### config.mk
export PLATFORM = sky130hd
export DESIGN_NAME = JAM
export DESIGN_NICKNAME = JAM
export VERILOG_FILES = /design/flow/design.v
export SDC_FILE = /design/flow/constraint.sdc
export NUM_CORES = 4
export LEC_CHECK = 0
export ABC_AREA = 1
export CAP_MARGIN = 20
export CORE_MARGIN = 2
export CORE_UTILIZATION = 65
export HOLD_SLACK_MARGIN = -0.09
export SETUP_SLACK_MARGIN = 2.79
export SLEW_MARGIN = 20
export TNS_END_PERCENT = 5
### design.v
module JAM (
input CLK,
input RST,
output reg [2:0] W,
output reg [2:0] J,
input [6:0] Cost,
output reg [3:0] MatchCount,
output reg [9:0] MinCost,
output reg Valid );
reg [2:0] n_state;
reg [2:0] c_state;
reg [2:0] max_index;
reg [2:0] max;
reg [2:0] sortlist [0:7];
reg directions [0:7];
reg sortable;
reg [2:0] list_index;
reg [9:0] cost_sum;
reg [9:0] cost_min;
parameter IDLE          = 3'd0,
          CAL_COST      = 3'd1,
          MIN_CONFIRM   = 3'd2,
          MOVE          = 3'd3,
          FIN           = 3'd4
;
always@(posedge CLK or posedge RST) begin
    if (RST) c_state <= IDLE;
    else c_state <= n_state;
end
always@(*) begin
    case(c_state)
        IDLE : n_state = CAL_COST;
        CAL_COST : n_state = (W == 3'd7) ? MIN_CONFIRM : c_state;
        MIN_CONFIRM : n_state = MOVE;
        MOVE : n_state = (sortable == 1'b0) ? FIN : CAL_COST;
        default : n_state = c_state;
    endcase
end
always @(posedge CLK or posedge RST) begin
    if(RST) list_index <= 3'd0;
    else if(n_state == CAL_COST) list_index <= list_index + 3'd1;
    else list_index <= 3'd0;
end
always @(posedge CLK or posedge RST) begin
    if(RST)begin
        sortlist[0] <= 3'd0;
        sortlist[1] <= 3'd1;
        sortlist[2] <= 3'd2;
        sortlist[3] <= 3'd3;
        sortlist[4] <= 3'd4;
        sortlist[5] <= 3'd5;
        sortlist[6] <= 3'd6;
        sortlist[7] <= 3'd7;
    end
    else if(c_state == MOVE && sortable == 1'b1)begin
        if(directions[sortlist[max_index]] == 1'b0)begin
            sortlist[max_index] <= sortlist[max_index-1];
            sortlist[max_index-1] <= sortlist[max_index];
        end
        else if(directions[sortlist[max_index]] == 1'b1)begin
            sortlist[max_index] <= sortlist[max_index+1];
            sortlist[max_index+1] <= sortlist[max_index];
        end
    end
end
always @(posedge CLK or posedge RST) begin
    if(RST)begin
        directions[0] <= 1'b0;
        directions[1] <= 1'b0;
        directions[2] <= 1'b0;
        directions[3] <= 1'b0;
        directions[4] <= 1'b0;
        directions[5] <= 1'b0;
        directions[6] <= 1'b0;
        directions[7] <= 1'b0;
    end
    else if(c_state == MOVE && sortable == 1'b1)begin
        directions[sortlist[0]] <= (sortlist[max_index] < sortlist[0]) ? ~directions[sortlist[0]] : directions[sortlist[0]];
        directions[sortlist[1]] <= (sortlist[max_index] < sortlist[1]) ? ~directions[sortlist[1]] : directions[sortlist[1]];
        directions[sortlist[2]] <= (sortlist[max_index] < sortlist[2]) ? ~directions[sortlist[2]] : directions[sortlist[2]];
        directions[sortlist[3]] <= (sortlist[max_index] < sortlist[3]) ? ~directions[sortlist[3]] : directions[sortlist[3]];
        directions[sortlist[4]] <= (sortlist[max_index] < sortlist[4]) ? ~directions[sortlist[4]] : directions[sortlist[4]];
        directions[sortlist[5]] <= (sortlist[max_index] < sortlist[5]) ? ~directions[sortlist[5]] : directions[sortlist[5]];
        directions[sortlist[6]] <= (sortlist[max_index] < sortlist[6]) ? ~directions[sortlist[6]] : directions[sortlist[6]];
        directions[sortlist[7]] <= (sortlist[max_index] < sortlist[7]) ? ~directions[sortlist[7]] : directions[sortlist[7]];
    end
end
always @(*) begin
    begin
        max_index = 3'd0;
        max = 3'd0;
        if(max < sortlist[0] && (directions[sortlist[0]] == 1'b1 && sortlist[0] > sortlist[1]))begin
            max = sortlist[0];
            max_index = 3'd0;
        end
        if(max < sortlist[1] &&((directions[sortlist[1]] == 1'b0 && sortlist[1] > sortlist[0])||(directions[sortlist[1]] == 1'b1 && sortlist[1] > sortlist[2])))begin
            max = sortlist[1];
            max_index = 3'd1;
        end
        if(max < sortlist[2] &&((directions[sortlist[2]] == 1'b0 && sortlist[2] > sortlist[1])||(directions[sortlist[2]] == 1'b1 && sortlist[2] > sortlist[3])))begin
            max = sortlist[2];
            max_index = 3'd2;
        end
        if(max < sortlist[3] &&((directions[sortlist[3]] == 1'b0 && sortlist[3] > sortlist[2])||(directions[sortlist[3]] == 1'b1 && sortlist[3] > sortlist[4])))begin
            max = sortlist[3];
            max_index = 3'd3;
        end
        if(max < sortlist[4] &&((directions[sortlist[4]] == 1'b0 && sortlist[4] > sortlist[3])||(directions[sortlist[4]] == 1'b1 && sortlist[4] > sortlist[5])))begin
            max = sortlist[4];
            max_index = 3'd4;
        end
        if(max < sortlist[5] &&((directions[sortlist[5]] == 1'b0 && sortlist[5] > sortlist[4])||(directions[sortlist[5]] == 1'b1 && sortlist[5] > sortlist[6])))begin
            max = sortlist[5];
            max_index = 3'd5;
        end
        if(max < sortlist[6] &&((directions[sortlist[6]] == 1'b0 && sortlist[6] > sortlist[5])||(directions[sortlist[6]] == 1'b1 && sortlist[6] > sortlist[7])))begin
            max = sortlist[6];
            max_index = 3'd6;
        end
        if(max < sortlist[7] &&((directions[sortlist[7]] == 1'b0 && sortlist[7] > sortlist[6])))begin
            max = sortlist[7];
            max_index = 3'd7;
        end
    end
end
always @(*) begin
    sortable = 1'b0;
    sortable = ( directions[sortlist[0]] == 1'b1 && sortlist[0] > sortlist[1]) ? 1'b1 : sortable;
    sortable = ((directions[sortlist[1]] == 1'b0 && sortlist[1] > sortlist[0])||(directions[sortlist[1]] == 1'b1 && sortlist[1] > sortlist[2])) ? 1'b1 : sortable;
    sortable = ((directions[sortlist[2]] == 1'b0 && sortlist[2] > sortlist[1])||(directions[sortlist[2]] == 1'b1 && sortlist[2] > sortlist[3])) ? 1'b1 : sortable;
    sortable = ((directions[sortlist[3]] == 1'b0 && sortlist[3] > sortlist[2])||(directions[sortlist[3]] == 1'b1 && sortlist[3] > sortlist[4])) ? 1'b1 : sortable;
    sortable = ((directions[sortlist[4]] == 1'b0 && sortlist[4] > sortlist[3])||(directions[sortlist[4]] == 1'b1 && sortlist[4] > sortlist[5])) ? 1'b1 : sortable;
    sortable = ((directions[sortlist[5]] == 1'b0 && sortlist[5] > sortlist[4])||(directions[sortlist[5]] == 1'b1 && sortlist[5] > sortlist[6])) ? 1'b1 : sortable;
    sortable = ((directions[sortlist[6]] == 1'b0 && sortlist[6] > sortlist[5])||(directions[sortlist[6]] == 1'b1 && sortlist[6] > sortlist[7])) ? 1'b1 : sortable;
    sortable = ( directions[sortlist[7]] == 1'b0 && sortlist[7] > sortlist[6]) ? 1'b1 : sortable;
end
always @(posedge CLK or posedge RST) begin
    if(RST) W <= 3'd0;
    else if(c_state == CAL_COST) W <= list_index;
end
always @(*) begin
    J = sortlist[W];
end
always @(posedge CLK or posedge RST) begin
    if(RST) cost_sum <= 10'd0;
    else if(c_state == CAL_COST) cost_sum <= cost_sum + Cost;
    else cost_sum <= 10'd0;
end
always @(posedge CLK or posedge RST) begin
    if(RST) cost_min <= 10'd1023;
    else if(c_state == MIN_CONFIRM) cost_min <= (cost_min > cost_sum) ? cost_sum : cost_min;
end
always @(posedge CLK or posedge RST) begin
    if(RST) MinCost <= 10'd0;
    else if(c_state == FIN) MinCost <= cost_min;
end
always @(posedge CLK or posedge RST) begin
    if(RST) MatchCount <= 4'd0;
    else if(c_state == MIN_CONFIRM)begin
        if(cost_min > cost_sum) MatchCount <= 4'd1;
        else if(cost_min == cost_sum) MatchCount <= MatchCount + 4'd1;
    end
end
always @(posedge CLK or posedge RST) begin
    if(RST) Valid <= 1'b0;
    else if(c_state == FIN) Valid <= 1'b1;
end
endmodule
### constraint.sdc
create_clock -name core_clock -period 9.37 [get_ports {CLK}]
set_input_delay 1.8740 -clock core_clock [delete_from_list [all_inputs] [get_ports {CLK}]]
set_output_delay 1.8740 -clock core_clock [all_outputs]
set_load 0.01 [all_outputs]
### run.sh
#!/bin/bash
# the make line also repeats each setting of config.mk as NAME=value (left out here)
make -C /OpenROAD-flow-scripts/flow DESIGN_CONFIG=/design/flow/config.mk WORK_HOME=/design/flow/orfs CLKGATE_MAP_FILE= finish
==> reports/qor.yml, run 1 <==
syn_area_per_cell_um2: 6.54
io_buffer_count: 29
gp_congestion: 1.09
overflow: 2
stop_error: "[ERROR GRT-0232] Routing congestion too high. Check the congestion heatmap in the GUI."
status: "aborted with a tool error"
most_common_cell: "nand2_1"
htreeDepth: 3
synth-edff-count: 0
place_area_um2: 10400
ys_sh_adder_pct: 10.1
cts.sinks: 78
synthesis.nets: 1456
std_cell_rows: 42
top_area_share_pct: 15.3
cts_buffer_depth: 2
synthTopLogicFamily: "simple AND/OR/NAND/NOR gates"
synthFlopType: "dfrtp_1"
mux_share_pct: 0
io_pins: 30
dpl.hpwl_um: 26800
hold_buffers: 0
synthArstFlopShare_pct: 100
grt_usage_pct: 74.1
synthAoiAreaFrac_pct: 22.2
ys_seq_share_pct: 22.0
netlist_instances: 1375
die_x_um: 122
numCtsBuffers: 9
ys_sh_simple_pct: 33.8
synth_area_um2: 8990
synth_stat.cells: 1375
synthTopCellsByCount: "nand2_1, inv_1, o21ai_0"
top_area_cell: "dfrtp_1"
fp-utilization_pct: 67.1
place_ws_ns: -0.702
yosys-stat-area_um2: 8990
die.size.y_um: 122
stop_stage: "5_1_grt"
core_um2: 13400
die-area_um2: 14800
ys_sh_xor_pct: 0.292
ys_ff: 78
ys_warn_count: 3
yosysUniqueCellTypes: 67
topCellsByArea: "dfrtp_1, nand2_1, ha_1, inv_1, o21ai_0"
cts_root_buf: "clkbuf_16"
[per-stage QoR]
stage,util [%],hold slack [ns],cells
3_5_place_dp,77.6,0.459,1675
4_1_cts,83.9,0.475,1719
3_3_place_gp,77.6,0.451,1675
2_1_floorplan,-,0.427,1375
[per-layer routing]
layer  GRT overflow  GRT usage [%]
met5              0           35.8
met4              2           61.7
met3              0           64.1
met2              0           86.7
met1              0           78.1
[repair_timing]
action | 4_1_cts
endpoints found under the setup margin | 32
buffers inserted | 27
gates cloned | 1
pin swaps | 66
gates resized | 83
==> run 2: changes to the inputs <==
CORE_UTILIZATION = 68   (was 65)
CTS_CLUSTER_DIAMETER = 390   (was default)
CTS_CLUSTER_SIZE = 99   (was default)
HOLD_SLACK_MARGIN = default   (was -0.09)
SETUP_SLACK_MARGIN = default   (was 2.79)
TNS_END_PERCENT = default   (was 5)
clock period = 9.66 ns   (was 9.37 ns; I/O delays follow)
==> run 2 against run 1 <==
- the run again fails in 5_1_grt
- die size fell by 4.3%
- area after synthesis stayed put
- synthesized cell count unchanged
==> reports/qor.yml, run 2 <==
synthAoiAreaFrac_pct: 22.2  # unchanged
ys_ff: 78  # unchanged
ys_sh_xor_pct: 0.292  # unchanged
top_area_share_pct: 15.3  # unchanged
synthesis.nets: 1456  # unchanged
ys_seq_share_pct: 22.0  # unchanged
std_cell_rows: 42  # unchanged
stop_stage: "5_1_grt"
gp_congestion: 1.13  # +3.4%
cts.sinks: 78  # unchanged
synth_area_um2: 8990  # unchanged
ys_sh_adder_pct: 10.1  # unchanged
core_um2: 13100  # -2.4%
io_buffer_count: 29  # unchanged
netlist_instances: 1375  # unchanged
die.size.y_um: 119  # -2.2%
numCtsBuffers: 9  # unchanged
synth-edff-count: 0  # unchanged
cts_buffer_depth: 2  # unchanged
synth_stat.cells: 1375  # unchanged
dpl.hpwl_um: 24600  # -8.2%
topCellsByArea: "dfrtp_1, nand2_1, ha_1, inv_1, o21ai_0"
ys_sh_simple_pct: 33.8  # unchanged
grt_usage_pct: 80.7
synthTopLogicFamily: "simple AND/OR/NAND/NOR gates"
fp-utilization_pct: 68.7  # +1.6 points
synthTopCellsByCount: "nand2_1, inv_1, o21ai_0"
synthArstFlopShare_pct: 100  # unchanged
yosysUniqueCellTypes: 67  # unchanged
mux_share_pct: 0  # unchanged
yosys-stat-area_um2: 8990  # unchanged
syn_area_per_cell_um2: 6.54  # unchanged
status: "aborted with a tool error"
io_pins: 30  # unchanged
cts_root_buf: "clkbuf_16"
overflow: 126
ys_warn_count: 3  # unchanged
htreeDepth: 3  # unchanged
top_area_cell: "dfrtp_1"
die_x_um: 119  # -2.2%
synthFlopType: "dfrtp_1"
die-area_um2: 14200  # -4.3%
stop_error: "[ERROR GRT-0232] Routing congestion too high. Check the congestion heatmap in the GUI."
most_common_cell: "nand2_1"
==> run 2: what timing repair did <==
action / 4_1_cts
hold buffers: 0
buffers inserted: 25
gates resized: 74
pin swaps: 50
setup endpoints to repair: 32
==> run 2: stage by stage <==
stage                     instances  TNS, ns  power (W)  setup WS, ns  cell area (µm²)
after floorplan                1375        0   0.000558      0.000662             9040
after global placement         1618        0   0.000610        0.0233             9880
after detailed placement       1618   -10.26   0.000634        -0.485             9880
after CTS                      1659   -0.712    0.00103        -0.139            10700
==> run 2: routing by layer <==
| layer | GRT overflow | track usage [%] |
|---|---|---|
| met5 | 0 | 37.9 |
| met4 | 39 | 76.2 |
| met3 | 3 | 70.4 |
| met2 | 74 | 94.3 |
| met1 | 10 | 81.1 |
==> run 3: changes to the inputs <==
CELL_PAD_IN_SITES_DETAIL_PLACEMENT = 0   (was default)
CORE_ASPECT_RATIO = 1.09   (was default)
CTS_CLUSTER_DIAMETER = 79   (was 390)
CTS_CLUSTER_SIZE = default   (was 99)
SETUP_SLACK_MARGIN = 0.32   (was default)
SLEW_MARGIN = 5   (was 20)
TNS_END_PERCENT = 80   (was default)
clock period = 15.3 ns   (was 9.66 ns; I/O delays follow)
==> run 3 against run 2 <==
- the run now finishes clean
- synthesized cell count unchanged
- area after synthesis unchanged
- die size is essentially flat
==> reports/qor.yml, run 3 <==
worstPathArrival_ns: 13.14
crit_end: "sortlist[0][1]"
drt_wl_total_um: 32300
clkTransAtPathRegs_ns: 0.06
switching_power_w: 0.000219
worst_pin_slew_ns: 1.24
critical-path-max-stage-delay_ns: 0.63
synthesis.nets: 1456  # unchanged
dp_cells: 1525  # -5.7%
mux_share_pct: 0  # unchanged
yosysUniqueCellTypes: 67  # unchanged
cts.sinks: 78  # unchanged
top_area_cell: "dfrtp_1"
syn_area_per_cell_um2: 6.54  # unchanged
post-route-util_pct: 74.8
period_used_pct: 84.0
cts_root_buf: "clkbuf_16"
worstPathMaxFanout: 39
holdPathStages: 1
pwr-share-seq_pct: 41.7
cellLeakagePower_nw: 4.56
topCellsByArea: "dfrtp_1, nand2_1, ha_1, inv_1, o21ai_0"
antenna_found_initial: 0
tns_ns: 0
dr_wl_met3_um: 4620
grt_max_degree: 79
combPwrFrac_pct: 23.6
fin_nets: 1462
ys_sh_xor_pct: 0.292  # unchanged
ys_ff: 78  # unchanged
most_common_cell: "nand2_1"
n_antenna_cell: 0
top_area_share_pct: 15.3  # unchanged
grt_usage_pct: 47.5
viasPerCell: 6.69
netlist_instances: 1375  # unchanged
clkLatencyLatePin_ns: 0.36
dr_wl_met2_um: 13300
finClkSkew_ns: 0.00932
clock_power_w: 0.000214
path_class: "flip-flop to flip-flop"
min_period_ns: 12.85
overflow: 0
std_cell_rows: 43  # +2.4%
ys_sh_simple_pct: 33.8  # unchanged
whs_endpoint: "list_index[0]"
synthAoiAreaFrac_pct: 22.2  # unchanged
die-area_um2: 14200  # about the same
p_int_w: 0.000398
max_freq_ghz: 0.0778
reg2reg_from: "sortlist[0][2]"
cp.buffers_inverters: 3
core_um2: 12800  # -2.1%
yosys-stat-area_um2: 8990  # unchanged
hold_path.class: "flip-flop to flip-flop"
drc: 0
wire_per_inst_um: 20.9
ys_warn_count: 3  # unchanged
timing.rr.end: "sortlist[0][1]"
crit_slowest_cell: "dfrtp_1"
setup_viol: 0
setup.worst_path.start_class: "flip-flop"
dpl.hpwl_um: 23300  # -5.2%
synthTopCellsByCount: "nand2_1, inv_1, o21ai_0"
drt_iter0_markers: 1649
ys_seq_share_pct: 22.0  # unchanged
cpLargestDelayFamily: "AND-OR/OR-AND gates"
synthArstFlopShare_pct: 100  # unchanged
synthTopLogicFamily: "simple AND/OR/NAND/NOR gates"
relSlewSlack_pct: 16.5
critical_path.most_common_cell: "nand2_1"
hp-start: "list_index[0]"
htreeDepth: 3  # unchanged
grt_pass1_wl_um: 51400
top_layer_used: "met4"
rsz0062_at_grt: "no"
pwr_density_cell_nw_per_um2: 64.3
status: "no timing/DRC/antenna violations"
grt_pass1_vias: 9672
drtAntennaViolNets: 0
crit_cells: 56
largestPowerGroup: "registers"
cp-end-kind: "flip-flop"
comb_power_w: 0.000146
drtPass1Iterations: 10
r2r_cells: 56
die.size.y_um: 124  # +4.3%
hold_violations: 0
io_buffer_count: 29  # unchanged
synth_stat.cells: 1375  # unchanged
power.share.clock_pct: 34.7
required_ns: 15.59
fp-utilization_pct: 70.2  # +1.5 points
synth-edff-count: 0  # unchanged
wl_met1_um: 11600
p_seq_w: 0.000257
maxCapViolations: 0
cts_tree: "done"
syn_to_final_growth_pct: 6.52
die_x_um: 114  # -4.1%
r2r_slack_ns: 2.45
cts_resized: 0  # -100%
drv_slew: 0
num_vias: 10300
cts_setup_buffers: 0  # -100%
numCtsBuffers: 9  # unchanged
io_pins: 30  # unchanged
switching_share_pct: 35.5
gp_congestion: 1.09  # -3.4%
hold_ws_ns: 0.466
peakVddDrop_v: 0.000106
instances_no_fill: 1543
synthFlopType: "dfrtp_1"
synth_area_um2: 8990  # unchanged
crit_start: "sortlist[0][2]"
ys_sh_adder_pct: 10.1  # unchanged
hold_buffers: 0  # unchanged
openroad.warnings: 28
cts_buffer_depth: 2  # unchanged
==> run 3: stage by stage <==
stage                     setup WS [ns]  area, µm²  total power (W)
after floorplan                    4.90       8990         0.000353
after detailed placement           2.88       9260         0.000397
after global routing               1.40       9580         0.000652
final                              2.45       9580         0.000616
after global placement             3.28       9260         0.000386
after CTS                          2.75       9550         0.000613
==> run 3: final cells by class <==
class                   instances  area, µm²
fillers                      1062       3220
clock inverters                 7       63.8
well taps                     157        196
inverters                     207        787
multi-input cells            1050       5970
repair buffers                 35        353
flip-flops and latches         78       1980
clock buffers                   9        225
==> run 3: metal layers <==
| layer | vias to the layer above | global-route usage, % |
|---|---|---|
| met5 | - | 0 |
| met4 | 0 | 31.6 |
| met1 | 4618 | 58.5 |
| li1 | 4699 | - |
| met2 | 768 | 70.3 |
| met3 | 236 | 16.6 |
==> run 4: changes to the inputs <==
ABC_AREA = default   (was 1)
CELL_PAD_IN_SITES_DETAIL_PLACEMENT = default   (was 0)
CELL_PAD_IN_SITES_GLOBAL_PLACEMENT = 1   (was default)
CORE_ASPECT_RATIO = default   (was 1.09)
CORE_MARGIN = 6   (was 2)
CORE_UTILIZATION = 61   (was 68)
CTS_CLUSTER_DIAMETER = 139   (was 79)
CTS_CLUSTER_SIZE = 37   (was default)
GPL_ROUTABILITY_DRIVEN = 0   (was default)
GPL_TIMING_DRIVEN = 0   (was default)
HOLD_SLACK_MARGIN = 0.2   (was default)
MAX_ROUTING_LAYER = met4   (was default)
PLACE_DENSITY_LB_ADDON = 0.17   (was default)
SETUP_SLACK_MARGIN = default   (was 0.32)
SLEW_MARGIN = 10   (was 5)
TNS_END_PERCENT = default   (was 80)
clock period = 16.0 ns   (was 15.3 ns; I/O delays follow)
==> run 4 against run 3 <==
- critical path depth increased by 9
- clock skew increased by 0.011 ns
- final cell count decreased by 8.7%
- hold slack improved by 0.0073 ns
- utilization decreased by 3.1 points
- flip-flop count unchanged
- first-iteration DRC count decreased by 7.8%
- critical path type unchanged
==> reports/qor.yml, run 4 <==
clkTransAtPathRegs_ns: 0.07  # about the same
setup.worst_path.start_class: "flip-flop"
holdPathStages: 1  # unchanged
hold_path.class: "flip-flop to flip-flop"
clock_power_w: 0.000227  # +6%
numCtsBuffers: 9  # unchanged
drv_slew: 0  # unchanged
maxCapViolations: 0  # unchanged
syn_to_final_growth_pct: 14.1
cellLeakagePower_nw: 4.29  # -5.9%
n_antenna_cell: 0  # unchanged
top_area_cell: "dfrtp_1"
wire_per_inst_um: 25.6  # +22%
cts_tree: "done"
worstPathArrival_ns: 15.72  # +2.58 ns
switching_share_pct: 33.8  # -1.7 points
mux_share_pct: 10.3  # +10 points
path_class: "flip-flop to flip-flop"
critical_path.most_common_cell: "ha_1"
fin_nets: 1301  # -11%
timing.rr.end: "directions[5]"
drt_wl_total_um: 36100  # +12%
pwr-share-seq_pct: 36.8  # -4.9 points
cp-end-kind: "flip-flop"
synthesis.nets: 1239  # -15%
synth_area_um2: 9210  # +2.4%
instances_no_fill: 1409  # -8.7%
cts_root_buf: "clkbuf_16"
p_int_w: 0.000439  # +10%
status: "no timing/DRC/antenna violations"
pwr_density_cell_nw_per_um2: 63.2  # -1.8%
hold_ws_ns: 0.473  # +0.00726 ns
power.share.clock_pct: 34.3  # -0.4 points
min_period_ns: 15.45  # +2.60 ns
io_buffer_count: 29  # unchanged
yosys-stat-area_um2: 9210  # +2.4%
ys_sh_simple_pct: 23.6  # -10 points
dp_cells: 1372  # -10%
synthTopLogicFamily: "AND-OR/OR-AND gates"
relSlewSlack_pct: 20.8  # +4.3 points
io_pins: 30  # unchanged
comb_power_w: 0.000192  # +32%
cts.sinks: 78  # unchanged
worstPathMaxFanout: 15  # -62%
r2r_slack_ns: 0.55  # -1.90 ns
critical-path-max-stage-delay_ns: 0.83  # +0.20 ns
crit_start: "sortlist[0][2]"
synth_stat.cells: 1158  # -16%
reg2reg_from: "sortlist[0][2]"
die_x_um: 135  # +18%
std_cell_rows: 44  # +2.3%
die.size.y_um: 135  # +8.7%
yosysUniqueCellTypes: 93  # +39%
peakVddDrop_v: 0.0000634  # -40%
die-area_um2: 18200  # +28%
antenna_found_initial: 0  # unchanged
ys_sh_xor_pct: 1.81  # +1.5 points
topCellsByArea: "dfrtp_1, ha_1, dfstp_2, mux2_2, nand2_1"
crit_end: "directions[5]"
cts_buffer_depth: 2  # unchanged
worst_pin_slew_ns: 1.18  # -0.0615 ns
netlist_instances: 1158  # -16%
grt_max_degree: 43  # -46%
grt_usage_pct: 40.0  # -7.4 points
setup_viol: 0  # unchanged
synthFlopType: "dfrtp_1"
drt_iter0_markers: 1521  # -7.8%
fp-utilization_pct: 62.9  # -7.4 points
most_common_cell: "nand2_1"
drtPass1Iterations: 9  # -1
hp-start: "Valid"
switching_power_w: 0.000224  # +2.6%
grt_pass1_wl_um: 54700  # +6.4%
p_seq_w: 0.000244  # -5%
synth-edff-count: 0  # unchanged
synthAoiAreaFrac_pct: 27.4  # +5.2 points
htreeDepth: 3  # unchanged
top_area_share_pct: 14.9  # -0.36 points
r2r_cells: 65  # +16%
required_ns: 16.26  # +0.67 ns
ys_seq_share_pct: 21.5  # -0.51 points
viasPerCell: 7.36  # +10%
overflow: 0  # unchanged
finClkSkew_ns: 0.0205  # +0.0112 ns
core_um2: 14600  # +14%
clkLatencyLatePin_ns: 0.37  # about the same
dpl.hpwl_um: 26200  # +12%
max_freq_ghz: 0.0647  # -17%
crit_slowest_cell: "nor4b_2"
largestPowerGroup: "registers"
grt_pass1_vias: 9795  # +1.3%
crit_cells: 65  # +16%
synthArstFlopShare_pct: 100  # unchanged
period_used_pct: 96.6  # +13 points
ys_ff: 78  # unchanged
num_vias: 10400  # +0.43%
syn_area_per_cell_um2: 7.95  # +22%
whs_endpoint: "Valid"
cp.buffers_inverters: 6  # +3
ys_sh_adder_pct: 9.87  # -0.23 points
openroad.warnings: 27  # -3.6%
drtAntennaViolNets: 0  # unchanged
ys_warn_count: 3  # unchanged
synthTopCellsByCount: "nand2_1, nor2_1, ha_1"
combPwrFrac_pct: 28.9  # +5.3 points
hold_violations: 0  # unchanged
cpLargestDelayFamily: "simple AND/OR/NAND/NOR gates"
drc: 0  # unchanged
## run 4: routing by layer
metal	GRT usage [%]	vias up	wire [µm]
met3	10.5	274	4570
met5	-	-	0
met2	61.4	847	15600
met4	26.7	0	3180
li1	-	4508	-
met1	46.1	4736	12800
## run 4: area by class of cell
class	count	area [µm²]
clock inverter	7	85.1
tap	184	230
multi-input combinational	957	6940
timing repair buffer	60	533
inverter	54	228
sequential	78	1990
clock buffer	9	225
buffer	60	282
fill	1222	4140
## run 4: metrics by stage
| stage | power [W] | util [%] | setup WS [ns] | cell area, µm² | setup TNS [ns] |
|---|---|---|---|---|---|
| floorplan | 0.000376 | - | 0.902 | 9210 | 0 |
| global placement | 0.000433 | 66.4 | -2.98 | 9730 | -55.74 |
| detailed placement | 0.000440 | 66.6 | -2.73 | 9760 | -59.18 |
| CTS | 0.000661 | 69.9 | 0.0292 | 10200 | 0 |
| global route | 0.000693 | 71.8 | -0.0233 | 10500 | -0.0233 |
| finish | 0.000664 | 71.8 | 0.546 | 10500 | 0 |
## run 4: timing repair
| item | 4_1_cts | 5_1_grt |
|---|---|---|
| buffers inserted | 11 | 18 |
| hold buffers | 0 | 0 |
| setup endpoints to repair | 32 | 32 |
| pin swaps | 5 | 9 |
| resized | 30 | 33 |
==> run 5: changes to the inputs <==
ABC_AREA = 1   (was default)
CELL_PAD_IN_SITES_DETAIL_PLACEMENT = 0   (was default)
CELL_PAD_IN_SITES_GLOBAL_PLACEMENT = default   (was 1)
CORE_ASPECT_RATIO = 1.05   (was default)
CORE_MARGIN = 2   (was 6)
CORE_UTILIZATION = 72   (was 61)
CTS_CLUSTER_DIAMETER = 247   (was 139)
CTS_CLUSTER_SIZE = default   (was 37)
GPL_ROUTABILITY_DRIVEN = default   (was 0)
GPL_TIMING_DRIVEN = default   (was 0)
HOLD_SLACK_MARGIN = 0.3   (was 0.2)
MAX_ROUTING_LAYER = default   (was met4)
PLACE_DENSITY_LB_ADDON = default   (was 0.17)
SETUP_SLACK_MARGIN = -0.74   (was default)
SLEW_MARGIN = 5   (was 10)
TNS_END_PERCENT = 80   (was default)
clock period = 8.88 ns   (was 16.0 ns; I/O delays follow)
==> run 5 against run 4 <==
- the flow now stops in 4_1_cts
- area after synthesis is 2.3% lower
- synthesized cell count up 19%
- die size down 26%
==> reports/qor.yml, run 5 <==
synthArstFlopShare_pct: 100  # unchanged
std_cell_rows: 41  # -6.8%
status: "aborted with a tool error"
core_um2: 12100  # -17%
synthTopCellsByCount: "nand2_1, inv_1, o21ai_0"
gp_congestion: 1.25
ys_sh_simple_pct: 33.8  # +10 points
synth-edff-count: 0  # unchanged
most_common_cell: "nand2_1"
syn_area_per_cell_um2: 6.54  # -18%
topCellsByArea: "dfrtp_1, nand2_1, ha_1, inv_1, o21ai_0"
die-area_um2: 13400  # -26%
io_pins: 30  # unchanged
stop_stage: "4_1_cts"
top_area_share_pct: 15.3  # +0.36 points
stop_error: "[ERROR DPL-0033] detailed placement checks failed during check placement."
ys_ff: 78  # unchanged
synthTopLogicFamily: "simple AND/OR/NAND/NOR gates"
synthesis.nets: 1456  # +18%
synth_stat.cells: 1375  # +19%
yosys-stat-area_um2: 8990  # -2.3%
die.size.y_um: 119  # -12%
mux_share_pct: 0  # -10 points
die_x_um: 113  # -16%
synth_area_um2: 8990  # -2.3%
ys_seq_share_pct: 22.0  # +0.51 points
yosysUniqueCellTypes: 67  # -28%
fp-utilization_pct: 74.3  # +11 points
netlist_instances: 1375  # +19%
dp_cells: 1698  # +24%
io_buffer_count: 29  # unchanged
ys_sh_adder_pct: 10.1  # +0.23 points
top_area_cell: "dfrtp_1"
ys_warn_count: 3  # unchanged
synthAoiAreaFrac_pct: 22.2  # -5.2 points
synthFlopType: "dfrtp_1"
ys_sh_xor_pct: 0.292  # -1.5 points
dpl.hpwl_um: 27000  # +3.0%
-- run 5: through the flow --
stage / setup WS (ns) / util, % / cell area [µm²] / total power (W) / setup TNS [ns]
floorplan: -0.718 / - / 9040 / 0.000607 / -11.62
global placement: -0.633 / 88.3 / 10700 / 0.000661 / -15.43
detailed placement: -1.34 / 88.4 / 10700 / 0.000694 / -39.82
==> run 6: changes to the inputs <==
CORE_ASPECT_RATIO = 1.09   (was 1.05)
CORE_UTILIZATION = 68   (was 72)
CTS_CLUSTER_DIAMETER = 92   (was 247)
HOLD_SLACK_MARGIN = default   (was 0.3)
SETUP_SLACK_MARGIN = 0.32   (was -0.74)
clock period = 14.1 ns   (was 8.88 ns; I/O delays follow)
==> run 6 against run 5 <==
- the run now finishes clean
- area after synthesis stayed put
- die size is 5.7% higher
- synthesized cell count stayed put
==> reports/qor.yml, run 6 <==
status: "no timing/DRC/antenna violations"
post-route-util_pct: 74.8
synthAoiAreaFrac_pct: 22.2  # unchanged
maxCapViolations: 0
comb_power_w: 0.000157
hold_ws_ns: 0.473
crit_slowest_cell: "dfrtp_1"
grt_pass1_vias: 9530
fin_nets: 1461
max_freq_ghz: 0.0788
fp-utilization_pct: 70.2  # -4.1 points
drt_wl_total_um: 32400
ys_sh_xor_pct: 0.292  # unchanged
pwr_density_cell_nw_per_um2: 69.6
most_common_cell: "nand2_1"
htreeDepth: 3
io_pins: 30  # unchanged
dpl.hpwl_um: 23500  # -13%
wire_per_inst_um: 21.0
std_cell_rows: 43  # +4.9%
r2r_slack_ns: 1.41
worstPathArrival_ns: 12.91
crit_start: "sortlist[0][2]"
mux_share_pct: 0  # unchanged
overflow: 0
ys_sh_simple_pct: 33.8  # unchanged
critical-path-max-stage-delay_ns: 0.60
antenna_found_initial: 0
synthTopCellsByCount: "nand2_1, inv_1, o21ai_0"
die-area_um2: 14200  # +5.7%
tns_ns: 0
cp.buffers_inverters: 3
yosysUniqueCellTypes: 67  # unchanged
path_class: "flip-flop to flip-flop"
clkTransAtPathRegs_ns: 0.07
ys_seq_share_pct: 22.0  # unchanged
hold_violations: 0
cts_resized: 0
cts_root_buf: "clkbuf_16"
cellLeakagePower_nw: 4.56
numCtsBuffers: 9
io_buffer_count: 29  # unchanged
switching_power_w: 0.000235
power.share.clock_pct: 34.6
drt_iter0_markers: 1929
grt_usage_pct: 47.1
cpLargestDelayFamily: "AND-OR/OR-AND gates"
synth_area_um2: 8990  # unchanged
power_w: 0.000667
switching_share_pct: 35.2
relSlewSlack_pct: 30.5
synthArstFlopShare_pct: 100  # unchanged
top_area_share_pct: 15.3  # unchanged
syn_to_final_growth_pct: 6.54
drv_slew: 0
synth_stat.cells: 1375  # unchanged
cts_tree: "done"
cp-end-kind: "flip-flop"
ys_warn_count: 3  # unchanged
drtPass1Iterations: 10
p_seq_w: 0.000280
yosys-stat-area_um2: 8990  # unchanged
topCellsByArea: "dfrtp_1, nand2_1, ha_1, inv_1, o21ai_0"
ys_ff: 78  # unchanged
clock_power_w: 0.000231
openroad.warnings: 28
hold_path.class: "flip-flop to flip-flop"
synthTopLogicFamily: "simple AND/OR/NAND/NOR gates"
grt_max_degree: 79
holdPathStages: 2
whs_endpoint: "MinCost[8]"
largestPowerGroup: "registers"
syn_area_per_cell_um2: 6.54  # unchanged
peakVddDrop_v: 0.0000989
setup.worst_path.start_class: "flip-flop"
rsz0062_at_grt: "no"
n_antenna_cell: 0
die.size.y_um: 124  # +4.7%
clkLatencyLatePin_ns: 0.36
cts_buffer_depth: 2
gp_congestion: 1.08  # -13%
min_period_ns: 12.69
r2r_cells: 53
worstPathMaxFanout: 39
area.sequential_um2: 1980
crit_end: "sortlist[1][2]"
period_used_pct: 90.0
hold_buffers: 0
top_area_cell: "dfrtp_1"
required_ns: 14.32
synthesis.nets: 1456  # unchanged
hp-start: "MinCost[8]"
drtAntennaViolNets: 0
die_x_um: 114  # +0.96%
crit_cells: 53
synth-edff-count: 0  # unchanged
grt_pass1_wl_um: 51300
reg2reg_from: "sortlist[0][2]"
num_vias: 10300
timing.rr.end: "sortlist[1][2]"
comb_area_um2: 5980
cts_setup_buffers: 0
viasPerCell: 6.69
cts.sinks: 78
setup_viol: 0
worst_pin_slew_ns: 1.03
combPwrFrac_pct: 23.5
n_fill_cell: 1054
finClkSkew_ns: 0.0116
pwr-share-seq_pct: 41.9
drc: 0
ys_sh_adder_pct: 10.1  # unchanged
synthFlopType: "dfrtp_1"
p_int_w: 0.000432
core_um2: 12800  # +5.8%
netlist_instances: 1375  # unchanged
run 6: layout make-up:
type	count	share of cell area, %
Sequential cell	78	20.7
Inverter	207	8.21
Multi-Input combinational cell	1050	62.4
Timing Repair Buffer	34	3.63
Tap cell	157	2.05
Clock inverter	7	0.679
Clock buffer	9	2.35
run 6: through the flow:
step | instance area (µm²) | worst slack [ns] | cells
finish | 9580 | 1.41 | 1542
floorplan | 8990 | 3.70 | 1375
detailed placement | 9260 | 1.68 | 1525
global route | 9580 | 0.477 | 1542
global placement | 9260 | 2.10 | 1525
CTS | 9550 | 1.65 | 1541
run 6: routing by layer:
layer | vias up | global-route usage, % | part of all wire, %
li1 | 4695 | - | -
met1 | 4602 | 59.0 | 36
met2 | 779 | 70.5 | 42
met3 | 244 | 14.2 | 14
met4 | 0 | 30.8 | 8.4
met5 | - | 0 | 0
==> run 7: changes to the inputs <==
ABC_AREA = default   (was 1)
CORE_ASPECT_RATIO = 0.78   (was 1.09)
CORE_UTILIZATION = 66   (was 68)
CTS_CLUSTER_DIAMETER = 40   (was 92)
CTS_CLUSTER_SIZE = 38   (was default)
GPL_TIMING_DRIVEN = 0   (was default)
MAX_ROUTING_LAYER = met4   (was default)
MIN_ROUTING_LAYER = met1   (was default)
PLACE_DENSITY_LB_ADDON = 0.17   (was default)
SETUP_SLACK_MARGIN = default   (was 0.32)
SLEW_MARGIN = 20   (was 5)
TNS_END_PERCENT = default   (was 80)
clock period = 11.4 ns   (was 14.1 ns; I/O delays follow)
==> run 7 against run 6 <==
- the flow now stops in 5_1_grt
- die size up 5.3%
- synthesized cell count down 16%
- area after synthesis up 2.4%
==> reports/qor.yml, run 7 <==
grt_usage_pct: 80.7
mux_share_pct: 10.3  # +10 points
top_area_cell: "dfrtp_1"
cts_root_buf: "clkbuf_16"
io_buffer_count: 29  # unchanged
io_pins: 30  # unchanged
die.size.y_um: 108  # -13%
status: "aborted with a tool error"
synthTopCellsByCount: "nand2_1, nor2_1, ha_1"
overflow: 77
place_area_um2: 10200  # +9.7%
cts_buffer_depth: 2  # unchanged
std_cell_rows: 38  # -12%
numCtsBuffers: 9  # unchanged
syn_area_per_cell_um2: 7.95  # +22%
stop_stage: "5_1_grt"
synthTopLogicFamily: "AND-OR/OR-AND gates"
synth_area_um2: 9210  # +2.4%
cts.sinks: 78  # unchanged
most_common_cell: "nand2_1"
die-area_um2: 14900  # +5.3%
stop_error: "[ERROR GRT-0232] Routing congestion too high. Check the congestion heatmap in the GUI."
ys_sh_xor_pct: 1.81  # +1.5 points
yosys-stat-area_um2: 9210  # +2.4%
synthesis.nets: 1239  # -15%
netlist_instances: 1158  # -16%
ys_warn_count: 3  # unchanged
ys_sh_simple_pct: 23.6  # -10 points
fp-utilization_pct: 66.8  # -3.5 points
synthFlopType: "dfrtp_1"
core_um2: 13800  # +7.7%
htreeDepth: 3  # unchanged
yosysUniqueCellTypes: 93  # +39%
top_area_share_pct: 14.9  # -0.36 points
hold_buffers: 0  # unchanged
ys_seq_share_pct: 21.5  # -0.51 points
synth-edff-count: 0  # unchanged
synthAoiAreaFrac_pct: 27.4  # +5.2 points
topCellsByArea: "dfrtp_1, ha_1, dfstp_2, mux2_2, nand2_1"
dpl.hpwl_um: 28200  # +20%
gp_congestion: 1.14  # +5.2%
synthArstFlopShare_pct: 100  # unchanged
die_x_um: 138  # +21%
synth_stat.cells: 1158  # -16%
ys_sh_adder_pct: 9.87  # -0.23 points
ys_ff: 78  # unchanged
run 7: per-layer routing:
layer  global-route usage, %  GRT overflow
met1                    82.5             7
met2                    92.7            42
met3                    67.6             6
met4                    72.3            22
met5                       -             -
run 7: per-stage QoR:
step | std cells | setup WS [ns] | setup TNS [ns]
2_1_floorplan | 1158 | -2.02 | -57.57
3_3_place_gp | 1367 | -4.89 | -146.99
3_5_place_dp | 1368 | -5.11 | -153.85
4_1_cts | 1473 | -2.25 | -66.97
run 7: repair_timing:
item	4_1_cts
endpoints found under the setup margin	32
cloned	4
buffers inserted	87
pin swaps	71
resized	144
==> run 8: changes to the inputs <==
ABC_AREA = 1   (was default)
CELL_PAD_IN_SITES_DETAIL_PLACEMENT = default   (was 0)
CORE_ASPECT_RATIO = default   (was 0.78)
CORE_UTILIZATION = 68   (was 66)
CTS_CLUSTER_DIAMETER = default   (was 40)
CTS_CLUSTER_SIZE = default   (was 38)
GPL_TIMING_DRIVEN = default   (was 0)
MAX_ROUTING_LAYER = default   (was met4)
MIN_ROUTING_LAYER = default   (was met1)
PLACE_DENSITY_LB_ADDON = default   (was 0.17)
clock period = 14.2 ns   (was 11.4 ns; I/O delays follow)
==> run 8 against run 7 <==
- the run now finishes clean
- synthesized cell count grew 19%
- die size is 5.1% lower
- area after synthesis is 2.3% lower
==> reports/qor.yml, run 8 <==
comb_power_w: 0.000167
p_int_w: 0.000431
ys_sh_xor_pct: 0.292  # -1.5 points
n_antenna_cell: 0
synthTopLogicFamily: "simple AND/OR/NAND/NOR gates"
drv_slew: 0
synthTopCellsByCount: "nand2_1, inv_1, o21ai_0"
required_ns: 14.45
grt_pass1_vias: 9704
crit_start: "sortlist[0][1]"
switching_share_pct: 37.0
synthesis.nets: 1456  # +18%
synth-edff-count: 0  # unchanged
ys_ff: 78  # unchanged
peakVddDrop_v: 0.000121
yosysUniqueCellTypes: 67  # -28%
p_seq_w: 0.000278
cts.sinks: 78  # unchanged
syn_area_per_cell_um2: 6.54  # -18%
switching_power_w: 0.000254
setup.worst_path.start_class: "flip-flop"
mux_share_pct: 0  # -10 points
fp-utilization_pct: 68.7  # +2.0 points
maxCapViolations: 0
clock_power_w: 0.000240
cts_buffer_depth: 2  # unchanged
std_cell_rows: 42  # +11%
path_class: "flip-flop to flip-flop"
pwr-share-seq_pct: 40.6
grt_max_degree: 72
period_used_pct: 91.7
cts_root_buf: "clkbuf_16"
yosys-stat-area_um2: 8990  # -2.3%
reg2reg_from: "sortlist[0][1]"
wire_per_inst_um: 21.5
drt_iter0_markers: 1569
num_vias: 10500
timing.rr.end: "sortlist[0][2]"
synth_area_um2: 8990  # -2.3%
setup_viol: 0
clkTransAtPathRegs_ns: 0.07
gp_congestion: 1.08  # -5.6%
hold_path.class: "flip-flop to flip-flop"
relSlewSlack_pct: 37.7
synthFlopType: "dfrtp_1"
most_common_cell: "nand2_1"
top_area_cell: "dfrtp_1"
largestPowerGroup: "registers"
fin_nets: 1461
critical_path.most_common_cell: "nand2_1"
numCtsBuffers: 9  # unchanged
io_pins: 30  # unchanged
viasPerCell: 6.73
cts_tree: "done"
syn_to_final_growth_pct: 6.65
top_area_share_pct: 15.3  # +0.36 points
overflow: 0
grt_pass1_wl_um: 52600
r2r_slack_ns: 1.17
hold_buffers: 0  # unchanged
synthAoiAreaFrac_pct: 22.2  # -5.2 points
dp_cells: 1545  # +13%
critical-path-max-stage-delay_ns: 0.64
hold_violations: 0
netlist_instances: 1375  # +19%
synth_stat.cells: 1375  # +19%
min_period_ns: 13.03
drc: 0
combPwrFrac_pct: 24.3
core_um2: 13100  # -5.1%
clkLatencyLatePin_ns: 0.36
cp-end-kind: "flip-flop"
die_x_um: 119  # -14%
instances_no_fill: 1561
tns_ns: 0
cellLeakagePower_nw: 4.56
openroad.warnings: 28
io_buffer_count: 29  # unchanged
max_freq_ghz: 0.0768
crit_cells: 57
pwr_density_cell_nw_per_um2: 71.4
crit_slowest_cell: "dfrtp_1"
hp-start: "list_index[0]"
final_area_um2: 9590
ys_sh_adder_pct: 10.1  # +0.23 points
power.share.clock_pct: 35.1
holdPathStages: 1
grt_usage_pct: 47.9
status: "no timing/DRC/antenna violations"
topCellsByArea: "dfrtp_1, nand2_1, ha_1, inv_1, o21ai_0"
whs_endpoint: "list_index[0]"
worstPathMaxFanout: 39
rsz0062_at_grt: "no"
drt_wl_total_um: 33500
worst_pin_slew_ns: 0.935
cp.buffers_inverters: 3
r2r_cells: 57
post-route-util_pct: 73.3
htreeDepth: 3  # unchanged
hold_ws_ns: 0.465
ys_sh_simple_pct: 33.8  # +10 points
antenna_found_initial: 0
die.size.y_um: 119  # +9.9%
drtAntennaViolNets: 0
drtPass1Iterations: 8
dpl.hpwl_um: 24000  # -15%
cts_resized: 0  # -100%
synthArstFlopShare_pct: 100  # unchanged
cts_setup_buffers: 0  # -100%
die-area_um2: 14200  # -5.1%
cpLargestDelayFamily: "AND-OR/OR-AND gates"
crit_end: "sortlist[0][2]"
worstPathArrival_ns: 13.28
ys_warn_count: 3  # unchanged
finClkSkew_ns: 0.00990
place_area_um2: 9290  # -8.5%
n_fill_cell: 1073
ys_seq_share_pct: 22.0  # +0.51 points
run 8: layout make-up:
| type | instances | area [µm²] | area share (%) |
|---|---|---|---|
| multi-input combinational | 1050 | 5970 | 62.3 |
| sequential | 78 | 1980 | 20.6 |
| inverter | 207 | 787 | 8.21 |
| timing repair buffer | 34 | 328 | 3.42 |
| clock buffer | 9 | 225 | 2.35 |
| tap | 176 | 220 | 2.30 |
| clock inverter | 7 | 76.3 | 0.796 |
run 8: per-stage QoR:
stage / power (W) / worst slack [ns]
floorplan: 0.000380 / 3.80
global placement: 0.000417 / 2.04
detailed placement: 0.000429 / 1.58
CTS: 0.000682 / 1.55
global route: 0.000709 / 0.306
finish: 0.000685 / 1.17
run 8: layer usage:
layer  wire length, µm  global-route usage [%]  vias to the layer above
met4              2320                    27.9                        0
met5                 0                       0                        -
met1             12000                    61.4                     4734
met3              5090                    14.9                      215
li1                  -                       -                     4699
met2             14100                    70.9                      860
==> run 9: changes to the inputs <==
ABC_AREA = 0   (was 1)
CELL_PAD_IN_SITES_DETAIL_PLACEMENT = 2   (was default)
CORE_ASPECT_RATIO = 0.81   (was default)
CORE_MARGIN = 9   (was 2)
CORE_UTILIZATION = 17   (was 68)
CTS_CLUSTER_DIAMETER = 328   (was default)
CTS_CLUSTER_SIZE = 95   (was default)
GPL_ROUTABILITY_DRIVEN = 1   (was default)
GPL_TIMING_DRIVEN = 1   (was default)
HOLD_SLACK_MARGIN = 0.05   (was default)
MIN_ROUTING_LAYER = met2   (was default)
PLACE_DENSITY_LB_ADDON = 0.25   (was default)
SETUP_SLACK_MARGIN = 1.93   (was default)
SLEW_MARGIN = 25   (was 20)
TNS_END_PERCENT = 60   (was default)
clock period = 24.4 ns   (was 14.2 ns; I/O delays follow)
==> run 9 against run 8 <==
- highest routed layer is now met5
- first-iteration DRC count increased by 66%
- setup slack gained 3.2 ns
- critical path type unchanged
- largest power group unchanged
- non-clock buffer count is 25 higher
==> reports/qor.yml, run 9 <==
status: "no timing/DRC/antenna violations"
hold_path.class: "flip-flop to flip-flop"
yosysUniqueCellTypes: 93  # +39%
critical_path.most_common_cell: "ha_1"
ys_sh_xor_pct: 1.81  # +1.5 points
synth-edff-count: 0  # unchanged
ys_sh_simple_pct: 23.6  # -10 points
ys_sh_adder_pct: 9.87  # -0.23 points
ys_seq_share_pct: 21.5  # -0.51 points
cp-end-kind: "flip-flop"
numCtsBuffers: 9  # unchanged
power.share.clock_pct: 32.3  # -2.8 points
largestPowerGroup: "registers"
wire_per_inst_um: 26.9  # +25%
clock_power_w: 0.000142  # -41%
power_w: 0.000438  # -36%
die_x_um: 277  # +130%
mux_share_pct: 10.3  # +10 points
synthTopCellsByCount: "nand2_1, nor2_1, ha_1"
cts.sinks: 78  # unchanged
netlist_instances: 1158  # -16%
required_ns: 24.62  # +10.17 ns
die-area_um2: 62900  # +340%
dp_cells: 1849  # +20%
synth_stat.cells: 1158  # -16%
cts_resized: 0  # unchanged
openroad.warnings: 26  # -7.1%
pwr_density_cell_nw_per_um2: 41.2  # -42%
htreeDepth: 3  # unchanged
instances_no_fill: 1870  # +20%
grt_usage_pct: 24.1  # -24 points
ys_ff: 78  # unchanged
worstPathArrival_ns: 20.21  # +6.93 ns
maxCapViolations: 0  # unchanged
cp.buffers_inverters: 2  # -1
worst_pin_slew_ns: 1.10  # +0.168 ns
place_ws_ns: 5.83  # +4.25 ns
fp-utilization_pct: 17.3  # -51 points
whs_endpoint: "list_index[0]"
top_area_cell: "dfrtp_1"
drt_iter0_markers: 2611  # +66%
setup.worst_path.start_class: "flip-flop"
grt_pass1_vias: 15900  # +64%
cts_tree: "done"
most_common_cell: "nand2_1"
drc: 0  # unchanged
crit_slowest_cell: "a221oi_1"
synthTopLogicFamily: "AND-OR/OR-AND gates"
io_buffer_count: 29  # unchanged
grt_pass1_wl_um: 73700  # +40%
cts_setup_buffers: 0  # unchanged
topCellsByArea: "dfrtp_1, ha_1, dfstp_2, mux2_2, nand2_1"
cellLeakagePower_nw: 4.12  # -9.7%
top_area_share_pct: 14.9  # -0.36 points
drtPass1Iterations: 12  # +4
syn_area_per_cell_um2: 7.95  # +22%
gp_congestion: 1.03  # -4.5%
core_um2: 53300  # +310%
cts_buffer_depth: 2  # unchanged
comb_power_w: 0.000124  # -26%
yosys-stat-area_um2: 9210  # +2.4%
path_class: "flip-flop to flip-flop"
drtAntennaViolNets: 0  # unchanged
rsz0062_at_grt: "no"
std_cell_rows: 76  # +81%
p_int_w: 0.000287  # -33%
io_pins: 30  # unchanged
hold_violations: 0  # unchanged
fin_nets: 1240  # -15%
crit_end: "directions[1]"
min_period_ns: 19.99  # +6.96 ns
num_vias: 13700  # +31%
hp-start: "list_index[0]"
setup_viol: 0  # unchanged
die.size.y_um: 227  # +91%
p_seq_w: 0.000172  # -38%
viasPerCell: 7.33  # +9.0%
cpLargestDelayFamily: "AND-OR/OR-AND gates"
synth_area_um2: 9210  # +2.4%
peakVddDrop_v: 0.0000332  # -73%
antenna_found_initial: 0  # unchanged
synthesis.nets: 1239  # -15%
clkTransAtPathRegs_ns: 0.07  # about the same
r2r_cells: 65  # +14%
ys_warn_count: 3  # unchanged
fin_ws_ns: 4.41  # +3.24 ns
crit_cells: 65  # +14%
synthAoiAreaFrac_pct: 27.4  # +5.2 points
clkLatencyLatePin_ns: 0.36  # about the same
grt_max_degree: 51  # -29%
dpl.hpwl_um: 34800  # +45%
period_used_pct: 81.9  # -9.8 points
drt_wl_total_um: 50200  # +50%
relSlewSlack_pct: 25.9  # -12 points
syn_to_final_growth_pct: 15.4
overflow: 0  # unchanged
reg2reg_from: "sortlist[0][2]"
finClkSkew_ns: 0.0118  # +0.00193 ns
synthFlopType: "dfrtp_1"
timing.rr.end: "directions[1]"
critical-path-max-stage-delay_ns: 0.91  # +0.27 ns
cts_root_buf: "clkbuf_16"
drv_slew: 0  # unchanged
switching_share_pct: 34.4  # -2.6 points
max_freq_ghz: 0.0500  # -35%
worstPathMaxFanout: 19  # -51%
holdPathStages: 1  # unchanged
tns_ns: 0  # unchanged
crit_start: "sortlist[0][2]"
switching_power_w: 0.000151  # -41%
combPwrFrac_pct: 28.4  # +4.1 points
hold_buffers: 0  # unchanged
synthArstFlopShare_pct: 100  # unchanged
r2r_slack_ns: 4.41  # +3.24 ns
pwr-share-seq_pct: 39.3  # -1.3 points
==> run 9: final cells by class <==
type | instances | area [µm²]
well taps | 702 | 878
inverters | 54 | 204
flip-flops and latches | 78 | 1980
multi-input cells | 957 | 6740
clock inverters | 4 | 47.5
clock buffers | 12 | 246
fillers | 6166 | 42700
repair buffers | 59 | 515
diodes | 4 | 10.0
==> run 9: metrics by stage <==
stage	hold slack, ns	cell area [µm²]	utilization, %
finish	0.469	10600	19.9
global route	0.507	10600	19.9
CTS	0.476	10600	19.9
detailed placement	0.472	10300	19.3
global placement	0.450	10300	19.3
floorplan	0.379	9210	-
==> run 9: metal layers <==
| layer | track usage [%] | wire [µm] | vias to the layer above |
|---|---|---|---|
| li1 | - | - | 4339 |
| met5 | 12.5 | 649 | - |
| met3 | 33.4 | 22300 | 518 |
| met1 | - | 0 | 4446 |
| met4 | 5.74 | 4900 | 27 |
| met2 | 26.5 | 22400 | 4386 |
==> run 10: changes to the inputs <==
ABC_AREA = 1   (was 0)
CELL_PAD_IN_SITES_DETAIL_PLACEMENT = 0   (was 2)
CORE_MARGIN = 2   (was 9)
CORE_UTILIZATION = 72   (was 17)
CTS_CLUSTER_DIAMETER = 95   (was 328)
CTS_CLUSTER_SIZE = default   (was 95)
GPL_ROUTABILITY_DRIVEN = default   (was 1)
GPL_TIMING_DRIVEN = default   (was 1)
HOLD_SLACK_MARGIN = default   (was 0.05)
MIN_ROUTING_LAYER = default   (was met2)
PLACE_DENSITY_LB_ADDON = 0.04   (was 0.25)
SETUP_SLACK_MARGIN = 4.75   (was 1.93)
SLEW_MARGIN = 5   (was 25)
TNS_END_PERCENT = 80   (was 60)
clock period = 17.4 ns   (was 24.4 ns; I/O delays follow)
==> run 10 against run 9 <==
- still clean on timing, DRC and antenna
- non-clock buffer count is 17 lower
- clock skew is 0.0018 ns lower
- critical path depth is 8 lower
- largest power group unchanged
==> reports/qor.yml, run 10 <==
hp-start: "list_index[0]"
numCtsBuffers: 9  # unchanged
syn_to_final_growth_pct: 7.44
cts_buffer_depth: 2  # unchanged
grt_use_met3_pct: 24.4  # -9.0 points
fin_nets: 1469  # +18%
ys_ff: 78  # unchanged
p_int_w: 0.000350  # +22%
power.share.clock_pct: 34.2  # +1.9 points
synthesis.nets: 1456  # +18%
synthFlopType: "dfrtp_1"
ys_warn_count: 3  # unchanged
drt_wl_total_um: 33600  # -33%
most_common_cell: "nand2_1"
rsz0062_at_grt: "no"
synthTopCellsByCount: "nand2_1, inv_1, o21ai_0"
top_area_share_pct: 15.3  # +0.36 points
cp-end-kind: "flip-flop"
instances_no_fill: 1546  # -17%
cts.sinks: 78  # unchanged
io_pins: 30  # unchanged
std_cell_rows: 36  # -53%
die.size.y_um: 105  # -54%
drc: 0  # unchanged
max_freq_ghz: 0.0833  # +67%
synthTopLogicFamily: "simple AND/OR/NAND/NOR gates"
grt_pass1_vias: 9579  # -40%
cp.buffers_inverters: 2  # unchanged
comb_power_w: 0.000136  # +10%
status: "no timing/DRC/antenna violations"
largestPowerGroup: "registers"
ys_sh_xor_pct: 0.292  # -1.5 points
synth_area_um2: 8990  # -2.3%
mux_share_pct: 0  # -10 points
min_period_ns: 12.00  # -7.99 ns
setup_viol: 0  # unchanged
antenna_found_initial: 1  # +1
hold_violations: 0  # unchanged
die-area_um2: 13400  # -79%
drtAntennaViolNets: 0  # unchanged
grtUsageMet1_pct: 66.4  # +66 points
dpl.hpwl_um: 24700  # -29%
num_vias: 10600  # -23%
drtPass1Iterations: 13  # +1
critical_path.most_common_cell: "nand2_1"
cellLeakagePower_nw: 4.58  # +11%
io_buffer_count: 29  # unchanged
clkLatencyLatePin_ns: 0.34  # -0.02 ns
netlist_instances: 1375  # +19%
crit_start: "sortlist[1][2]"
wire_per_inst_um: 21.7  # -19%
crit_cells: 57  # -12%
reg2reg_from: "sortlist[1][2]"
ys_sh_adder_pct: 10.1  # +0.23 points
worstPathArrival_ns: 12.25  # -7.96 ns
busiest_layer: "met2"
core_um2: 12100  # -77%
critical-path-max-stage-delay_ns: 0.66  # -0.25 ns
cts_root_buf: "clkbuf_16"
dp_cells: 1522  # -18%
worst_pin_slew_ns: 1.16  # +0.0565 ns
cts_tree: "done"
yosys-stat-area_um2: 8990  # -2.3%
synth-edff-count: 0  # unchanged
maxCapViolations: 0  # unchanged
synthAoiAreaFrac_pct: 22.2  # -5.2 points
switching_power_w: 0.000200  # +32%
r2r_slack_ns: 5.40  # +0.99 ns
grt_pass1_wl_um: 51400  # -30%
fin_ws_ns: 5.40  # +0.987 ns
overflow: 0  # unchanged
syn_area_per_cell_um2: 6.54  # -18%
p_seq_w: 0.000226  # +31%
cpLargestDelayFamily: "AND-OR/OR-AND gates"
gr-usage-met2_pct: 66.5  # +40 points
htreeDepth: 3  # unchanged
r2r_cells: 57  # -12%
openroad.warnings: 26  # unchanged
relSlewSlack_pct: 21.9  # -4.0 points
holdPathStages: 1  # unchanged
gp_congestion: 1.16  # +13%
path_class: "flip-flop to flip-flop"
ys_sh_simple_pct: 33.8  # +10 points
top_area_cell: "dfrtp_1"
drt_iter0_markers: 2133  # -18%
synth_stat.cells: 1375  # +19%
grt_usage_pct: 49.4  # +25 points
required_ns: 17.64  # -6.98 ns
crit_end: "directions[7]"
place_area_um2: 9270  # -10%
fp-utilization_pct: 74.2  # +57 points
grt_max_degree: 79  # +55%
place_ws_ns: 4.76  # -1.07 ns
die_x_um: 128  # -54%
hold_path.class: "flip-flop to flip-flop"
clock_power_w: 0.000188  # +32%
pwr-share-seq_pct: 41.1  # +1.8 points
switching_share_pct: 36.3  # +1.9 points
peakVddDrop_v: 0.0000908  # +170%
crit_slowest_cell: "dfrtp_1"
clkTransAtPathRegs_ns: 0.07  # about the same
drv_slew: 0  # unchanged
viasPerCell: 6.83  # -6.9%
tns_ns: 0  # unchanged
period_used_pct: 69.0  # -13 points
combPwrFrac_pct: 24.7  # -3.7 points
setup.worst_path.start_class: "flip-flop"
yosysUniqueCellTypes: 67  # -28%
finClkSkew_ns: 0.00998  # -0.00185 ns
pwr_density_cell_nw_per_um2: 56.8  # +38%
whs_endpoint: "list_index[0]"
synthArstFlopShare_pct: 100  # unchanged
worstPathMaxFanout: 16  # -3
ys_seq_share_pct: 22.0  # +0.51 points
topCellsByArea: "dfrtp_1, nand2_1, ha_1, inv_1, o21ai_0"
timing.rr.end: "directions[7]"
hold_buffers: 0  # unchanged
final_area_um2: 9660  # -9.1%
run 10: area by class of cell:
cell class | count | area (µm²)
inverter | 207 | 787
multi-input combinational | 1050 | 6020
timing repair buffer | 42 | 388
fill | 889 | 2450
clock inverter | 7 | 63.8
clock buffer | 9 | 225
sequential | 78 | 1980
antenna | 1 | 2.50
tap | 152 | 190
run 10: per-layer routing:
metal | vias up | share of wire (%) | wire [µm]
li1 | 4700 | - | -
met4 | 4 | 6.1 | 2040
met2 | 906 | 38 | 12900
met3 | 244 | 18 | 6200
met5 | - | 0.19 | 65
met1 | 4700 | 37 | 12400
run 10: stage by stage:
| stage | utilization [%] | hold WS, ns | total power [W] |
|---|---|---|---|
| 6_report | 79.8 | 0.472 | 0.000549 |
| 5_1_grt | 79.7 | 0.484 | 0.000574 |
| 4_1_cts | 78.9 | 0.472 | 0.000544 |
| 3_5_place_dp | 76.5 | 0.463 | 0.000356 |
| 3_3_place_gp | 76.5 | 0.452 | 0.000342 |
| 2_1_floorplan | - | 0.427 | 0.000310 |
run 10: repair_timing:
item                       CTS  global route
setup endpoints to repair    4            32
pin swaps                    0             2
gates cloned                 0             0
buffers inserted             0             7
gates resized                1            12
==> run 11: changes to the inputs <==
CORE_UTILIZATION = 57   (was 72)
CTS_CLUSTER_DIAMETER = 247   (was 95)
PLACE_DENSITY_LB_ADDON = default   (was 0.04)
SETUP_SLACK_MARGIN = 0.32   (was 4.75)
clock period = 8.59 ns   (was 17.4 ns; I/O delays follow)
==> run 11 against run 10 <==
- first-iteration DRC count is 1.3% lower
- non-clock buffer count increased by 239
- via count rose by 19%
- maximum frequency increased by 13%
- now fails the layout checks on negative setup slack
==> reports/qor.yml, run 11 <==
fp-utilization_pct: 58.1  # -16 points
numCtsBuffers: 9  # unchanged
required_ns: 8.82  # -8.82 ns
drc: 0  # unchanged
cellLeakagePower_nw: 6.05  # +32%
period_used_pct: 123  # +54 points
overflow: 0  # unchanged
std_cell_rows: 41  # +14%
setup_viol: 32  # +32
whs_endpoint: "Valid"
so.violations: "negative setup slack"
largestPowerGroup: "registers"
ys_sh_xor_pct: 0.292  # unchanged
synth-edff-count: 0  # unchanged
ys_ff: 78  # unchanged
gr-usage-met2_pct: 71.2  # +4.7 points
synthArstFlopShare_pct: 100  # unchanged
r2r_slack_ns: -2.01  # -7.41 ns
die_x_um: 144  # +12%
htreeDepth: 3  # unchanged
die.size.y_um: 117  # +12%
ys_seq_share_pct: 22.0  # unchanged
drv_slew: 0  # unchanged
syn_to_final_growth_pct: 41.2
clkTransAtPathRegs_ns: 0.07  # about the same
synthAoiAreaFrac_pct: 22.2  # unchanged
pwr_density_cell_nw_per_um2: 90.5  # +59%
setup.worst_path.start_class: "flip-flop"
wire_per_inst_um: 24.9  # +15%
switching_power_w: 0.000438  # +120%
combPwrFrac_pct: 25.5  # +0.8 points
yosys-stat-area_um2: 8990  # unchanged
fin_ws_ns: -2.01  # -7.41 ns
busiest_layer: "met2"
power.share.clock_pct: 34.1  # about the same
grt_max_degree: 79  # unchanged
viasPerCell: 6.77  # -0.89%
rsz0062_at_grt: "yes"
hp-start: "Valid"
synth_stat.cells: 1375  # unchanged
finClkSkew_ns: 0.0110  # +0.00102 ns
synthFlopType: "dfrtp_1"
crit_end: "directions[2]"
cts.sinks: 78  # unchanged
io_buffer_count: 29  # unchanged
timing.rr.end: "directions[2]"
switching_share_pct: 38.1  # +1.8 points
antenna_found_initial: 0  # -1
maxCapViolations: 0  # unchanged
status: "finished with violations"
mux_share_pct: 0  # unchanged
tns_ns: -61.37  # -61.37 ns
p_seq_w: 0.000464  # +110%
reg2reg_from: "sortlist[0][2]"
syn_area_per_cell_um2: 6.54  # unchanged
core_um2: 15500  # +28%
die-area_um2: 16800  # +25%
synthesis.nets: 1456  # unchanged
worst_pin_slew_ns: 0.845  # -0.314 ns
holdPathStages: 1  # unchanged
cts_buffer_depth: 2  # unchanged
grtUsageMet1_pct: 62.5  # -3.8 points
gp_congestion: 1.13  # -2.2%
num_vias: 12500  # +19%
fin_nets: 1710  # +16%
worstPathMaxFanout: 6  # -10
dpl.hpwl_um: 29100  # +18%
yosysUniqueCellTypes: 67  # unchanged
grt_pass1_vias: 10800  # +13%
ys_sh_adder_pct: 10.1  # unchanged
grt_use_met3_pct: 15.2  # -9.2 points
min_period_ns: 10.60  # -1.40 ns
pwr-share-seq_pct: 40.4  # -0.7 points
crit_cells: 68  # +19%
post-route-util_pct: 82.0  # +2.2 points
crit_start: "sortlist[0][2]"
peakVddDrop_v: 0.000159  # +75%
cts_tree: "done"
most_common_cell: "nand2_1"
hold_path.class: "flip-flop to flip-flop"
critical-path-max-stage-delay_ns: 0.40  # -0.26 ns
cp.buffers_inverters: 11  # +9
drt_wl_total_um: 46000  # +37%
p_int_w: 0.000711  # +100%
cpLargestDelayFamily: "AND-OR/OR-AND gates"
clkLatencyLatePin_ns: 0.35  # about the same
path_class: "flip-flop to flip-flop"
comb_power_w: 0.000292  # +110%
netlist_instances: 1375  # unchanged
n_antenna_cell: 0  # -1
drt_iter0_markers: 2106  # -1.3%
grt_usage_pct: 47.9  # -1.5 points
relSlewSlack_pct: 43.2  # +21 points
drtAntennaViolNets: 0  # unchanged
synthTopLogicFamily: "simple AND/OR/NAND/NOR gates"
io_pins: 30  # unchanged
max_freq_ghz: 0.0943  # +13%
top_area_share_pct: 15.3  # unchanged
synthTopCellsByCount: "nand2_1, inv_1, o21ai_0"
cts_root_buf: "clkbuf_16"
hold_violations: 0  # unchanged
worstPathArrival_ns: 10.84  # -1.41 ns
cp-end-kind: "flip-flop"
synth_area_um2: 8990  # unchanged
r2r_cells: 68  # +19%
drtPass1Iterations: 11  # -2
ys_warn_count: 3  # unchanged
critical_path.most_common_cell: "nand2_4"
top_area_cell: "dfrtp_1"
openroad.warnings: 31  # +19%
crit_slowest_cell: "dfrtp_1"
topCellsByArea: "dfrtp_1, nand2_1, ha_1, inv_1, o21ai_0"
ys_sh_simple_pct: 33.8  # unchanged
grt_pass1_wl_um: 60600  # +18%
clock_power_w: 0.000392  # +110%
run 11: area by class of cell:
type / instances / area [µm²]
Timing Repair Buffer: 281 / 2370
Sequential cell: 78 / 1980
Tap cell: 215 / 269
Timing Repair inverter: 1 / 3.75
Multi-Input combinational cell: 1051 / 6980
Fill cell: 930 / 2790
Clock buffer: 9 / 225
Inverter: 207 / 805
Clock inverter: 7 / 63.8
run 11: repair_timing:
| action | in CTS | in global routing |
|---|---|---|
| resized | 109 | 108 |
| pin swaps | 52 | 81 |
| hold buffers | 0 | 0 |
| setup endpoints to repair | 32 | 32 |
| gates cloned | 4 | 2 |
| setup buffers | 33 | 15 |
run 11: stage by stage:
step / power, W / hold WS (ns) / std cells / worst slack (ns) / instance area, µm²
after global routing: 0.00118 / 0.501 / 1849 / -2.26 / 12700
final: 0.00115 / 0.472 / 1849 / -2.01 / 12700
after detailed placement: 0.000714 / 0.451 / 1778 / -1.46 / 11000
after CTS: 0.00109 / 0.460 / 1831 / -1.04 / 12000
after global placement: 0.000692 / 0.449 / 1778 / -1.05 / 11000
after floorplan: 0.000628 / 0.427 / 1375 / -0.865 / 9220
run 11: layer usage:
metal,vias to the layer above,wire length (µm)
met4,0,4460
met2,1271,18000
met1,5587,15900
met5,-,0
met3,471,7630
li1,5181,-
No activity file was given, so power comes from the tool's default toggle rates.
